==> branch yarrow <==
// test_wrapper
module test_wrapper #(
	parameter SYS_VERSION = 41,
	parameter WIDTH = 16,
	parameter NUM_SUB_MON = 3
)(
	input clk,
	input reset,
	input       [5:0] slave_address,
	input             slave_read,
	input             slave_write,
	input      [31:0] slave_writedata,
	output reg [31:0] slave_readdata,
	output [WIDTH-1:0] dut_a,
	output [WIDTH-1:0] dut_b,
	input  [WIDTH-1:0] dut_out
);
clock: 2.93 ns
lec_check: 0
cap_margin: 20
cell_pad_in_sites_global_placement: 0
core_aspect_ratio: 1.58
core_margin: 3
core_utilization: 66
cts_cluster_size: 22
gpl_timing_driven: 1
place_density_lb_addon: 0.11
setup_slack_margin: 0.62
slew_margin: 25
tns_end_percent: 5
run.sh (not shown) runs the stock make flow with config.mk's settings and CLKGATE_MAP_FILE=.
==> branch delta: changes against branch yarrow <==
Settings changed: CELL_PAD_IN_SITES_GLOBAL_PLACEMENT 0 to unset, CORE_ASPECT_RATIO 1.58 to unset, CORE_MARGIN 3 to 2, CORE_UTILIZATION 66 to 11, CTS_CLUSTER_SIZE 22 to unset, GPL_TIMING_DRIVEN 1 to unset, PLACE_DENSITY_LB_ADDON 0.11 to unset, SETUP_SLACK_MARGIN 0.62 to unset, SLEW_MARGIN 25 to 20, TNS_END_PERCENT 5 to unset.
==> flow/constraint.sdc (replaced) <==
create_clock -name core_clock -period 3.73 [get_ports {clk}]
set_input_delay 0.7460 -clock core_clock [delete_from_list [all_inputs] [get_ports {clk}]]
set_output_delay 0.7460 -clock core_clock [all_outputs]
set_load 0.01 [all_outputs]
==> branch umber: changes against branch yarrow <==
Settings changed: ABC_AREA set to 1, CELL_PAD_IN_SITES_GLOBAL_PLACEMENT 0 to unset, CORE_ASPECT_RATIO 1.58 to unset, CORE_MARGIN 3 to 2, CORE_UTILIZATION 66 to 70, CTS_CLUSTER_DIAMETER set to 57, CTS_CLUSTER_SIZE 22 to 49, GPL_TIMING_DRIVEN 1 to unset, PLACE_DENSITY set to 0.35, PLACE_DENSITY_LB_ADDON 0.11 to unset, SETUP_SLACK_MARGIN 0.62 to 0.44, SLEW_MARGIN 25 to 20, TNS_END_PERCENT 5 to unset.
==> flow/constraint.sdc (replaced) <==
create_clock -name core_clock -period 1.55 [get_ports {clk}]
set_input_delay 0.3100 -clock core_clock [delete_from_list [all_inputs] [get_ports {clk}]]
set_output_delay 0.3100 -clock core_clock [all_outputs]
set_load 0.01 [all_outputs]
==> results <==
                                                                                                                 branch umber                  branch yarrow                   branch delta
Outcome                                                                                             aborted with a tool error  no timing/DRC/antenna violations  no timing/DRC/antenna violations
Last stage reached                                                                                                    5_1_grt                              -                              -
Via Count                                                                                                                   -                          18700                          18000
Final cell area excluding filler cells                                                                                      -                      33300 um2                      36700 um2
Arithmetic-cell share of the synthesized area counting full adders, half adders and majority gates                      2.24%                          2.40%                          2.40%
Placeable core area                                                                                                 43200 um2                      42700 um2                     259000 um2
Wire length on met2                                                                                                         -                       34800 um                       39400 um
Signal buffers share of area                                                                                                -                          5.28%                          4.02%
ANT cells                                                                                                                   -                              0                              2
Multi-input gates                                                                                                           -                           1536                           1536
Sequential group share of total power                                                                                       -                          54.1%                          51.5%
Setup violation total in the final timing report                                                                            -                              0                              0
Sequential portion of the cell area                                                                                         -                          55.0%                          49.9%
Worst path slowest cell                                                                                                     -                          or3_4                         nor4_4
CTS tree                                                                                                                    -                            yes                            yes
Post-synth seq share                                                                                                    59.6%                          63.9%                          63.9%
Routed met3 length                                                                                                          -                        3540 um                        3670 um
Hold Crit Endpoint                                                                                                          -  u_testbench.u_driver.fa_2[15]  u_testbench.u_driver.fa_2[15]
Placer's final routability congestion estimate                                                                          0.956                          0.939                          0.810
Combinational fraction of the cell area                                                                                     -                          30.2%                          26.8%
Cell internal power dissipation                                                                                             -                        16.7 mW                        13.6 mW
Clk Latency, worst-skew pair                                                                                                -                        0.60 ns                        0.65 ns
Synthesized-area fraction occupied by xor and xnor cells                                                                2.17%                          4.34%                          4.34%
Total Power                                                                                                                 -                        20.9 mW                        17.2 mW
Count of instances resized after the clock tree is built                                                                  875                             29                              0
Power attributed to combinational cells                                                                                     -                       0.286 mW                       0.227 mW
# rows                                                                                                                     76                             95                            187

========
==> xenon <==
test_wrapper again, from the RTL that the note above started with.
export LEC_CHECK = 0
export CAP_MARGIN = 20
export CORE_MARGIN = 2
export CORE_UTILIZATION = 72
export CTS_CLUSTER_DIAMETER = 345
export CTS_CLUSTER_SIZE = 39
export PLACE_DENSITY_LB_ADDON = 0.1
export SETUP_SLACK_MARGIN = 0.39
export SLEW_MARGIN = 20
create_clock -name core_clock -period 1.31 [get_ports {clk}]
==> inputs of amber, as changes to xenon <==
Settings changed: CORE_UTILIZATION 72 to 33, CTS_CLUSTER_DIAMETER 345 to default, CTS_CLUSTER_SIZE 39 to default, PLACE_DENSITY_LB_ADDON 0.1 to default, SETUP_SLACK_MARGIN 0.39 to default.
==> flow/constraint.sdc (replaced) <==
create_clock -name core_clock -period 2.8 [get_ports {clk}]
set_input_delay 0.5600 -clock core_clock [delete_from_list [all_inputs] [get_ports {clk}]]
set_output_delay 0.5600 -clock core_clock [all_outputs]
set_load 0.01 [all_outputs]
==> results <==
xenon aborted during global routing with GRT-0232. amber completed without violations.
Die size: xenon is smaller than amber (about 54%).
In synthesized cell count, xenon and amber do not differ.
In area after synthesis, xenon and amber do not differ.

========
==> build 80: inputs <==
test_wrapper again, from the RTL that the note above started with.
==> flow/design.v (excerpt) <==
module test_wrapper #(
	parameter SYS_VERSION = 41,
	parameter WIDTH = 16,
	parameter NUM_SUB_MON = 3
)(
	input clk,
	input reset,
	input       [5:0] slave_address,
	input             slave_read,
	input             slave_write,
	input      [31:0] slave_writedata,
	output reg [31:0] slave_readdata,
	output [WIDTH-1:0] dut_a,
	output [WIDTH-1:0] dut_b,
	input  [WIDTH-1:0] dut_out
);
clock: 3.91 ns
lec_check: 0
cap_margin: 20
cell_pad_in_sites_global_placement: 0
core_aspect_ratio: 0.68
core_margin: 5
core_utilization: 40
cts_cluster_size: 71
gpl_routability_driven: 0
gpl_timing_driven: 0
hold_slack_margin: 0.28
max_routing_layer: met4
min_routing_layer: met2
place_density_lb_addon: 0.1
setup_slack_margin: 1.0
slew_margin: 0
tns_end_percent: 5
==> inputs of trial 82, as changes to build 80 <==
==> flow/config.mk (replaced) <==
export PLATFORM = sky130hd
export DESIGN_NAME = test_wrapper
export DESIGN_NICKNAME = test_wrapper
export VERILOG_FILES = /design/flow/design.v
export SDC_FILE = /design/flow/constraint.sdc
export NUM_CORES = 4
export LEC_CHECK = 0
export CAP_MARGIN = 20
export CORE_MARGIN = 2
export CORE_UTILIZATION = 70
export CTS_CLUSTER_DIAMETER = 381
export CTS_CLUSTER_SIZE = 20
export SETUP_SLACK_MARGIN = -0.16
export SLEW_MARGIN = 20
==> flow/constraint.sdc (replaced) <==
create_clock -name core_clock -period 1.61 [get_ports {clk}]
set_input_delay 0.3220 -clock core_clock [delete_from_list [all_inputs] [get_ports {clk}]]
set_output_delay 0.3220 -clock core_clock [all_outputs]
set_load 0.01 [all_outputs]
==> inputs of build 2, as changes to build 80 <==
==> flow/config.mk (replaced) <==
export PLATFORM = sky130hd
export DESIGN_NAME = test_wrapper
export DESIGN_NICKNAME = test_wrapper
export VERILOG_FILES = /design/flow/design.v
export SDC_FILE = /design/flow/constraint.sdc
export NUM_CORES = 4
export LEC_CHECK = 0
export CAP_MARGIN = 20
export CORE_MARGIN = 2
export CORE_UTILIZATION = 72
export CTS_CLUSTER_SIZE = 50
export HOLD_SLACK_MARGIN = -0.1
export PLACE_DENSITY = 0.76
export SLEW_MARGIN = 20
==> flow/constraint.sdc (replaced) <==
create_clock -name core_clock -period 3.12 [get_ports {clk}]
set_input_delay 0.6240 -clock core_clock [delete_from_list [all_inputs] [get_ports {clk}]]
set_output_delay 0.6240 -clock core_clock [all_outputs]
set_load 0.01 [all_outputs]
==> inputs of build 92, as changes to build 80 <==
==> flow/config.mk (replaced) <==
export PLATFORM = sky130hd
export DESIGN_NAME = test_wrapper
export DESIGN_NICKNAME = test_wrapper
export VERILOG_FILES = /design/flow/design.v
export SDC_FILE = /design/flow/constraint.sdc
export NUM_CORES = 4
export LEC_CHECK = 0
export ABC_AREA = 1
export CAP_MARGIN = 20
export CORE_MARGIN = 2
export CORE_UTILIZATION = 40
export HOLD_SLACK_MARGIN = -0.09
export SETUP_SLACK_MARGIN = 0.59
export SLEW_MARGIN = 20
==> flow/constraint.sdc (replaced) <==
create_clock -name core_clock -period 3.0 [get_ports {clk}]
set_input_delay 0.6000 -clock core_clock [delete_from_list [all_inputs] [get_ports {clk}]]
set_output_delay 0.6000 -clock core_clock [all_outputs]
set_load 0.01 [all_outputs]
==> results <==
|  | trial 82 | build 2 | build 80 | build 92 |
|---|---|---|---|---|
| Run status | complete, but fails checks | no timing/DRC/antenna violations | no timing/DRC/antenna violations | no timing/DRC/antenna violations |
| Violated checks | negative setup slack | - | - | - |
| Buffers and inverters on the worst path | 2 | 0 | 0 | 1 |
| Portion of netlist area occupied by mux cells | 0.0608 | 0.0608 | 0.0608 | 0 |
| Non-clk invs | 33 | 33 | 33 | 279 |
| First-pass GRT wire length | 116000 um | 102000 um | 122000 um | 124000 um |
| Total wire length | 79300 um | 65800 um | 82900 um | 80100 um |
| Maximum fanout encountered on the critical timing path | 4 | 8 | 5 | 2 |
| Met2 Use GR | 0.624 | 0.553 | 0.320 | 0.321 |
| Power dissipated by switching net loads | 6.81 mW | 3.95 mW | 3.53 mW | 4.50 mW |
| Internal Power | 26.2 mW | 15.7 mW | 12.9 mW | 17.3 mW |
| Path type of the worst min-delay path | in2reg | reg2reg | reg2reg | reg2reg |
| Row count | 74 | 73 | 80 | 101 |
| Seq share, synth | 0.639 | 0.639 | 0.639 | 0.596 |
| Core Density at Floorplan | 0.705 | 0.725 | 0.406 | 0.404 |
| Met3 capacity usage during global routing | 0.0557 | 0.0500 | 0.520 | 0.0253 |
| Vias in the first global route | 21000 | 18700 | 28400 | 21500 |
| Clock slew seen by the registers of the worst setup and hold paths | 0.08 ns | 0.06 ns | 0.07 ns | 0.06 ns |
| Core Box Area | 40600 sq um | 39500 sq um | 70600 sq um | 75900 sq um |
| Post-synthesis chip area from yosys | 28700 sq um | 28700 sq um | 28700 sq um | 30700 sq um |
| Multi-input combinational cell count | 1537 | 1536 | 1536 | 2264 |
| Tally of filler cells in the layout | 1688 | 2177 | 6324 | 7152 |
| Clock latency on the worst-skew pair | 0.63 ns | 0.61 ns | 0.67 ns | 0.63 ns |
| Post-place setup slack | -0.667 ns | 0.325 ns | 0.333 ns | 0.385 ns |
No activity file was given, so power comes from the tool's default toggle rates.
